Design Sine_wave, start of the top module:
module Sine_wave
    #(
        parameter DATA_WIDTH    = 12,
        parameter ANGLE_WIDTH   = 16
    )(
    input                       clk,
    input                       reset,
    input                       ce,
    input  [DATA_WIDTH:0]       ampl,  
    input  [ANGLE_WIDTH-1:0]    step,  
    output [DATA_WIDTH:0]    sin_wave,
    output [DATA_WIDTH:0]    cos_wave   
);
Size in the first run: ~7400 cells after synthesis, roughly 720 flip-flops, about 58 I/O pins, ~0.051 mm² of cells after synthesis.
Settings: LEC_CHECK=0, ABC_AREA=1, CAP_MARGIN=0, CORE_MARGIN=2, CORE_UTILIZATION=72, CTS_CLUSTER_DIAMETER=352, PLACE_DENSITY=0.63, SETUP_SLACK_MARGIN=0.19, SLEW_MARGIN=20; clock period 3.42 ns.
run.sh (not shown) runs the stock make flow with config.mk's settings and CLKGATE_MAP_FILE=.
==> next run, changes <==
ABC_AREA = unset   (was 1)
CAP_MARGIN = 20   (was 0)
CTS_CLUSTER_DIAMETER = 353   (was 352)
PLACE_DENSITY = unset   (was 0.63)
SETUP_SLACK_MARGIN = unset   (was 0.19)
clock period = 3.39 ns   (was 3.42 ns; I/O delays follow)
What happened: The changed run completed and failed the layout checks on setup timing. Utilization rises by 6.1 points. Die size falls by 3.7%. Routed wire length falls by 6.6%. Via count falls by 13%. Worst setup slack is worse by 0.45 ns. Clock-buffer cell count does not change. Design area rises by 3.4%. Synthesized cell count falls by 23%.
==> next run, changes <==
CORE_UTILIZATION = 70   (was 72)
CTS_CLUSTER_DIAMETER = unset   (was 353)
SETUP_SLACK_MARGIN = -0.29   (was unset)
clock period = 2.94 ns   (was 3.39 ns; I/O delays follow)
Outcome: Now the flow did not get past 5_1_grt (DPL-0038); area after synthesis does not change; die area goes up by a few percent; synthesized cell count stays the same.

========
The RTL this note starts from:
==> flow/design.v <==
`timescale 1ns / 1ps
module rotator
    #( 
    parameter DATA_WIDTH    = 12,
    parameter ANGLE_WIDTH   = 16,
    parameter ROTATOR_NUMBER = 1
    )(  
    input                                   clk,
    input                                   rst,
    input  wire signed [DATA_WIDTH:0]       x_i,
    input  wire signed [DATA_WIDTH:0]       y_i,
    input  wire signed [ANGLE_WIDTH:0]      z_i,
    input              [1:0]                quarter_in,
    input  wire        [ANGLE_WIDTH:0]      atan,
    output reg signed  [DATA_WIDTH:0]       x_o,
    output reg signed  [DATA_WIDTH:0]       y_o,
    output reg signed  [ANGLE_WIDTH:0]      z_o,
    output reg         [1:0]                quarter_out
);
wire signed [DATA_WIDTH:0] shifted_x;
wire signed [DATA_WIDTH:0] shifted_y;
assign shifted_x = x_i >>> ROTATOR_NUMBER;
assign shifted_y = y_i >>> ROTATOR_NUMBER;
always@(posedge clk)begin
    if (rst) begin
        x_o <= 0;
        y_o <= 0;
        z_o <= 0;
        quarter_out <=0;
    end else begin
        quarter_out <= quarter_in;
        if (z_i > 0) begin
            x_o <= x_i - shifted_y;
            y_o <= y_i + shifted_x;
            z_o <= z_i - atan;
        end else begin
            x_o <= x_i + shifted_y;
            y_o <= y_i - shifted_x;
            z_o <= z_i + atan;
        end
    end
end
endmodule
`timescale 1ns / 1ps
module cordic#(
    parameter DATA_WIDTH    = 12,
    parameter ANGLE_WIDTH   = 16
    )(
    input                           clk,
    input                           rst,
    input  signed [DATA_WIDTH:0]    x_i,
    input         [1:0]             quarter_in,
    input         [ANGLE_WIDTH-1:0]   theta_i,  
    output signed [DATA_WIDTH:0]    x_o,
    output signed [DATA_WIDTH:0]    y_o,
    output        [1:0]             quarter_out
    );
parameter ROTATORS_COUNT = 16;
genvar i;
wire signed   [DATA_WIDTH:0]  x_wire     [ROTATORS_COUNT:0]; 
wire signed   [DATA_WIDTH:0]  y_wire     [ROTATORS_COUNT:0]; 
wire signed   [ANGLE_WIDTH:0] z_wire     [ROTATORS_COUNT:0]; 
wire          [1:0]           quarter    [ROTATORS_COUNT:0]; 
assign x_wire[0][DATA_WIDTH:0] = x_i[DATA_WIDTH:0];
assign y_wire[0][DATA_WIDTH:0] = 0;
assign z_wire[0][ANGLE_WIDTH:0] = theta_i[ANGLE_WIDTH-1:0];
assign quarter[0][1:0] = quarter_in[1:0];
assign x_o[DATA_WIDTH:0] = x_wire[ROTATORS_COUNT][DATA_WIDTH:0];
assign y_o[DATA_WIDTH:0] = y_wire[ROTATORS_COUNT][DATA_WIDTH:0];
assign quarter_out[1:0] = quarter[ROTATORS_COUNT][1:0];
generate
    for(i=0; i < ROTATORS_COUNT; i = i + 1) begin
        rotator
        #( 
        .DATA_WIDTH    (DATA_WIDTH),
        .ANGLE_WIDTH   (ANGLE_WIDTH),
        .ROTATOR_NUMBER(i)
        ) rotator (  
        .clk        ( clk ),
        .rst        ( rst ),
        .x_i        ( x_wire[i][DATA_WIDTH:0]   ),
        .y_i        ( y_wire[i][DATA_WIDTH:0]   ),
        .z_i        ( z_wire[i][ANGLE_WIDTH:0]  ),
        .quarter_in (quarter[i]                 ),
        .atan       ( tanangle(i)               ),
        .x_o        ( x_wire[i+1][DATA_WIDTH:0] ),
        .y_o        ( y_wire[i+1][DATA_WIDTH:0] ),
        .z_o        ( z_wire[i+1][ANGLE_WIDTH:0]),
        .quarter_out( quarter[i+1]              )
        );
    end
endgenerate
function [ANGLE_WIDTH:0] tanangle;
    input [3:0] i;
begin
    case (i)
    4'b0000: tanangle = 25723;  
    4'b0001: tanangle = 15204;  
    4'b0010: tanangle = 8028;  
    4'b0011: tanangle = 4076;  
    4'b0100: tanangle = 2045;  
    4'b0101: tanangle = 1022;  
    4'b0110: tanangle = 511;  
    4'b0111: tanangle = 256;  
    4'b1000: tanangle = 128;  
    4'b1001: tanangle = 65;  
    4'b1010: tanangle = 32;  
    4'b1011: tanangle = 16;  
    4'b1100: tanangle = 8;  
    4'b1101: tanangle = 4;  
    4'b1110: tanangle = 2;  
    4'b1111: tanangle = 1;  
    endcase
    end
endfunction
endmodule
`timescale 1ns / 1ps
module Sine_wave
    #(
        parameter DATA_WIDTH    = 12,
        parameter ANGLE_WIDTH   = 16
    )(
    input                       clk,
    input                       reset,
    input                       ce,
    input  [DATA_WIDTH:0]       ampl,  
    input  [ANGLE_WIDTH-1:0]    step,  
    output [DATA_WIDTH:0]    sin_wave,
    output [DATA_WIDTH:0]    cos_wave   
);
localparam  MID_LVL = 2 << (DATA_WIDTH-1);
localparam angle_90 = 51315; 
wire signed [DATA_WIDTH:0] Xo_cordic, Yo_cordic;
reg [ANGLE_WIDTH-1:0] angle ;
wire [1:0] quarter;
localparam QUARTER_1 = 0;
localparam QUARTER_2 = 1;
localparam QUARTER_3 = 2;
localparam QUARTER_4 = 3;
reg [2:0] state;
cordic # (
    .DATA_WIDTH    (DATA_WIDTH),
    .ANGLE_WIDTH   (ANGLE_WIDTH)
    ) cordic ( 
    .clk        ( clk), 
    .rst        ( reset      ),
    .x_i        ( ampl       ), 
    .quarter_in ( state      ),
    .theta_i    ( angle      ),
    .x_o        ( Xo_cordic  ), 
    .y_o        ( Yo_cordic  ),
    .quarter_out( quarter    )
);
assign sin_wave = (quarter == QUARTER_1) | (quarter == QUARTER_2) ? MID_LVL + Yo_cordic : MID_LVL -Yo_cordic;
assign cos_wave = (quarter == QUARTER_1) | (quarter == QUARTER_4) ? MID_LVL + Xo_cordic : MID_LVL -Xo_cordic;
always@(posedge clk)begin
    if (!ce) begin
    end else if (reset) begin
        state <= QUARTER_1;
        angle <= 0;
    end else begin
        case (state)
            QUARTER_1: begin
                if (angle < angle_90 - step)
                    angle <= angle + step;
                else begin
                    state <= QUARTER_2;
                end
            end
            QUARTER_2: begin
                if (angle > step)
                    angle <= angle - step;
                else begin
                    state <= QUARTER_3;
                end
            end
            QUARTER_3: begin
                if (angle < angle_90 - step)
                    angle <= angle + step;
                else begin
                    state <= QUARTER_4;
                end
            end
            QUARTER_4: begin
                if (angle > step)
                    angle <= angle - step;
                else begin
                    state <= QUARTER_1;
                end
            end
        endcase
    end
end
endmodule
Settings: LEC_CHECK=0, CAP_MARGIN=0, CELL_PAD_IN_SITES_DETAIL_PLACEMENT=1, CORE_MARGIN=2, CORE_UTILIZATION=40, CTS_CLUSTER_DIAMETER=25, GPL_ROUTABILITY_DRIVEN=0, GPL_TIMING_DRIVEN=0, HOLD_SLACK_MARGIN=0.01, MAX_ROUTING_LAYER=met5, MIN_ROUTING_LAYER=met2, SETUP_SLACK_MARGIN=1.29, SLEW_MARGIN=30, TNS_END_PERCENT=20; clock period 4.37 ns.
The starting point stopped in 5_1_grt on GRT-0232.
Edit:
==> flow/config.mk (replaced) <==
export PLATFORM = sky130hd
export DESIGN_NAME = Sine_wave
export DESIGN_NICKNAME = Sine_wave
export VERILOG_FILES = /design/flow/design.v
export SDC_FILE = /design/flow/constraint.sdc
export NUM_CORES = 4
export LEC_CHECK = 0
export CAP_MARGIN = 20
export CELL_PAD_IN_SITES_DETAIL_PLACEMENT = 1
export CORE_MARGIN = 2
export CORE_UTILIZATION = 40
export CTS_CLUSTER_SIZE = 41
export GPL_ROUTABILITY_DRIVEN = 0
export PLACE_DENSITY_LB_ADDON = 0.16
export SETUP_SLACK_MARGIN = 1.16
export SLEW_MARGIN = 20
==> flow/constraint.sdc (replaced) <==
create_clock -name core_clock -period 6.36 [get_ports {clk}]
set_input_delay 1.2720 -clock core_clock [delete_from_list [all_inputs] [get_ports {clk}]]
set_output_delay 1.2720 -clock core_clock [all_outputs]
set_load 0.01 [all_outputs]
Result: With this change the flow finished with timing, DRC and antenna clean. Die size is unchanged. Synthesized area is unchanged. Synthesized cell count does not change.
Edit:
--- a/flow/config.mk
+++ b/flow/config.mk
@@ -7,0 +8 @@
+export ABC_AREA = 1
@@ -9 +9,0 @@
-export CELL_PAD_IN_SITES_DETAIL_PLACEMENT = 1
@@ -12 +11,0 @@
-export CTS_CLUSTER_SIZE = 41
@@ -14,2 +12,0 @@
-export PLACE_DENSITY_LB_ADDON = 0.16
-export SETUP_SLACK_MARGIN = 1.16
==> flow/constraint.sdc (replaced) <==
create_clock -name core_clock -period 3.53 [get_ports {clk}]
set_input_delay 0.7060 -clock core_clock [delete_from_list [all_inputs] [get_ports {clk}]]
set_output_delay 0.7060 -clock core_clock [all_outputs]
set_load 0.01 [all_outputs]
Result:
- flip-flop count does not change
- setup slack loses 1700 ps
- cell area climbs by about 4.4%
Edit:
--- a/flow/config.mk
+++ b/flow/config.mk
@@ -11,2 +11,3 @@
-export CORE_UTILIZATION = 40
-export GPL_ROUTABILITY_DRIVEN = 0
+export CORE_UTILIZATION = 71
+export PLACE_DENSITY = 0.62
+export SETUP_SLACK_MARGIN = -0.01
==> flow/constraint.sdc (replaced) <==
create_clock -name core_clock -period 3.19 [get_ports {clk}]
set_input_delay 0.6380 -clock core_clock [delete_from_list [all_inputs] [get_ports {clk}]]
set_output_delay 0.6380 -clock core_clock [all_outputs]
set_load 0.01 [all_outputs]
What happened:
- count of clock-buffer cells in the layout went down by 9
- wire length went up by 8.2%
- global-route usage went up by 17 points
- area after synthesis does not change

========
run A:
Starts from the design.v that is shown in full above.
make LEC_CHECK=0 ABC_AREA=1 CAP_MARGIN=0 CORE_MARGIN=2 CORE_UTILIZATION=72 CTS_CLUSTER_DIAMETER=352 CTS_CLUSTER_SIZE=14 PLACE_DENSITY=0.63 SETUP_SLACK_MARGIN=0.74 SLEW_MARGIN=20 finish   # period 2.69 ns
Run A failed in global routing with GRT-0232.
Relative to run A, the following input files were edited for run B:
# run A
export LEC_CHECK = 0
export ABC_AREA = 1
export CAP_MARGIN = 0
export CORE_MARGIN = 2
export CORE_UTILIZATION = 72
export CTS_CLUSTER_DIAMETER = 352
export CTS_CLUSTER_SIZE = 14
export PLACE_DENSITY = 0.63
export SETUP_SLACK_MARGIN = 0.74
export SLEW_MARGIN = 20
create_clock -name core_clock -period 2.69 [get_ports {clk}]
# run B
export LEC_CHECK = 0
export CAP_MARGIN = 20
export CORE_MARGIN = 2
export CORE_UTILIZATION = 40
export SLEW_MARGIN = 20
create_clock -name core_clock -period 3.1 [get_ports {clk}]
Results
Run B: complete, dirty (negative setup slack)
Of run B and run A, run B shows the lower post-placement cell count, with run A above it.
Final HPWL from detailed placement is lower on run B
Run B: simple-gate portion of the synthesized area is 5.5 points lower than what run A reported.
In terms of number of flops mapped to enable cells by yosys, run A and run B differ only marginally.
Fraction of synthesized area in multiplexers was lower in run A than in run B.
Compared with run A, run B shows a higher number of distinct library cells after synthesis.
Taking run A over run B, the number of nets at floorplan ratio works out to 1.3.
Compared to run A, run B was floorplanned on a bigger die.
diff inputs: run B => run C
# run B
export LEC_CHECK = 0
export CAP_MARGIN = 20
export CORE_MARGIN = 2
export CORE_UTILIZATION = 40
export SLEW_MARGIN = 20
create_clock -name core_clock -period 3.1 [get_ports {clk}]
# run C
export LEC_CHECK = 0
export CAP_MARGIN = 20
export CORE_MARGIN = 2
export CORE_UTILIZATION = 72
export CTS_CLUSTER_DIAMETER = 358
export CTS_CLUSTER_SIZE = 32
export PLACE_DENSITY = 0.66
export SLEW_MARGIN = 20
create_clock -name core_clock -period 2.34 [get_ports {clk}]
==> comparison <==
Comparing run B against run C, there is no change at all in top-level port count.
Per the comparison of run C with run B, final weighted congestion of routability-driven global placement rose about 13%, width of the die fell about 25%, area of the die fell 44%, site row count fell 26%.
Changes observed in run C relative to run B: initial standard-cell utilization of the core increased by 33 points relative to the old numbers, netlist area before placement closely matched the old numbers.
FAIL run C @ detailed placement: tool exited with error
[inputs] run D vs run C
# run C
export LEC_CHECK = 0
export CAP_MARGIN = 20
export CORE_MARGIN = 2
export CORE_UTILIZATION = 72
export CTS_CLUSTER_DIAMETER = 358
export CTS_CLUSTER_SIZE = 32
export PLACE_DENSITY = 0.66
export SLEW_MARGIN = 20
create_clock -name core_clock -period 2.34 [get_ports {clk}]
# run D
export LEC_CHECK = 0
export CAP_MARGIN = 20
export CORE_MARGIN = 2
export CORE_UTILIZATION = 65
export SLEW_MARGIN = 20
create_clock -name core_clock -period 2.34 [get_ports {clk}]
Results
Compared run C against run D; average instance area after synthesis within noise. Taking run C as the reference, in run D horizontal extent of the die went up; area of the core region went up; post-synthesis instance area did not really move; post-synthesis chip area from yosys did not really move. Compared to run C, run D was floorplanned on a bigger die. The number of register bits inferred by synthesis was comparable across run C and run D. Changes observed in run D relative to run C: floorplan utilization down 7.1 points; floorplan die height up 14 um. Run D: DPL-0038 in clock tree synthesis -> run aborted.
What run E does differently from run D at the input level:
# run D
export LEC_CHECK = 0
export CAP_MARGIN = 20
export CORE_MARGIN = 2
export CORE_UTILIZATION = 65
export SLEW_MARGIN = 20
create_clock -name core_clock -period 2.34 [get_ports {clk}]
# run E
export LEC_CHECK = 0
export CAP_MARGIN = 20
export CORE_MARGIN = 2
export CORE_UTILIZATION = 72
export CTS_CLUSTER_DIAMETER = 53
export SETUP_SLACK_MARGIN = -0.07
export SLEW_MARGIN = 20
create_clock -name core_clock -period 3.39 [get_ports {clk}]
Results
The remaining runs in run D and run E completed every stage, whereas run D halted early. Run D failed in clock tree synthesis with DPL-0038. Pre-placement core utilization was lower in run D than in run E. Between run E and run D, the worst-case setup slack after placement is higher for run E. Synthesized area: run E vs run D identical.
The inputs of run F differ from those of run E as listed below.
# run E
export LEC_CHECK = 0
export CAP_MARGIN = 20
export CORE_MARGIN = 2
export CORE_UTILIZATION = 72
export CTS_CLUSTER_DIAMETER = 53
export SETUP_SLACK_MARGIN = -0.07
export SLEW_MARGIN = 20
create_clock -name core_clock -period 3.39 [get_ports {clk}]
# run F
export LEC_CHECK = 0
export CAP_MARGIN = 20
export CORE_MARGIN = 2
export CORE_UTILIZATION = 21
export SLEW_MARGIN = 20
create_clock -name core_clock -period 4.32 [get_ports {clk}]
==> comparison <==
| post-route fraction of the period consumed by the critical path | run F vs run E | 17 points lower |. | non-clock buffer count | run F vs run E | 432 lower |. Final setup slack of the worst path came out higher on run F than on run E. Looking at final design utilization across run E and run F, the one that comes out lower is run F. Higher length in cells of the worst reg-to-reg path goes to run E over run F. In run F, overall fraction of global-route tracks in use is lower than in run E. Row sequential share of layout area: run F higher / run E lower. Re critical path data required time: run F is 0.96 ns up on run E. Of run E and run F, the higher area overhead of the layout relative to synthesis belongs to run E. From run F to run E, total number of multi-input combinational cells did not move at all. Looking at the reports, run F completed the entire flow and the layout it produced met the timing, DRC and antenna checks. Run E finished all stages; layout check result: FAIL, due to negative setup slack. For routed wire length, dividing the value from run E by the value from run F gives 1.16. Run E ended up with sky130_fd_sc_hd__o41a_1 as its critical path's slowest cell; run F ended up with sky130_fd_sc_hd__nor4_1.
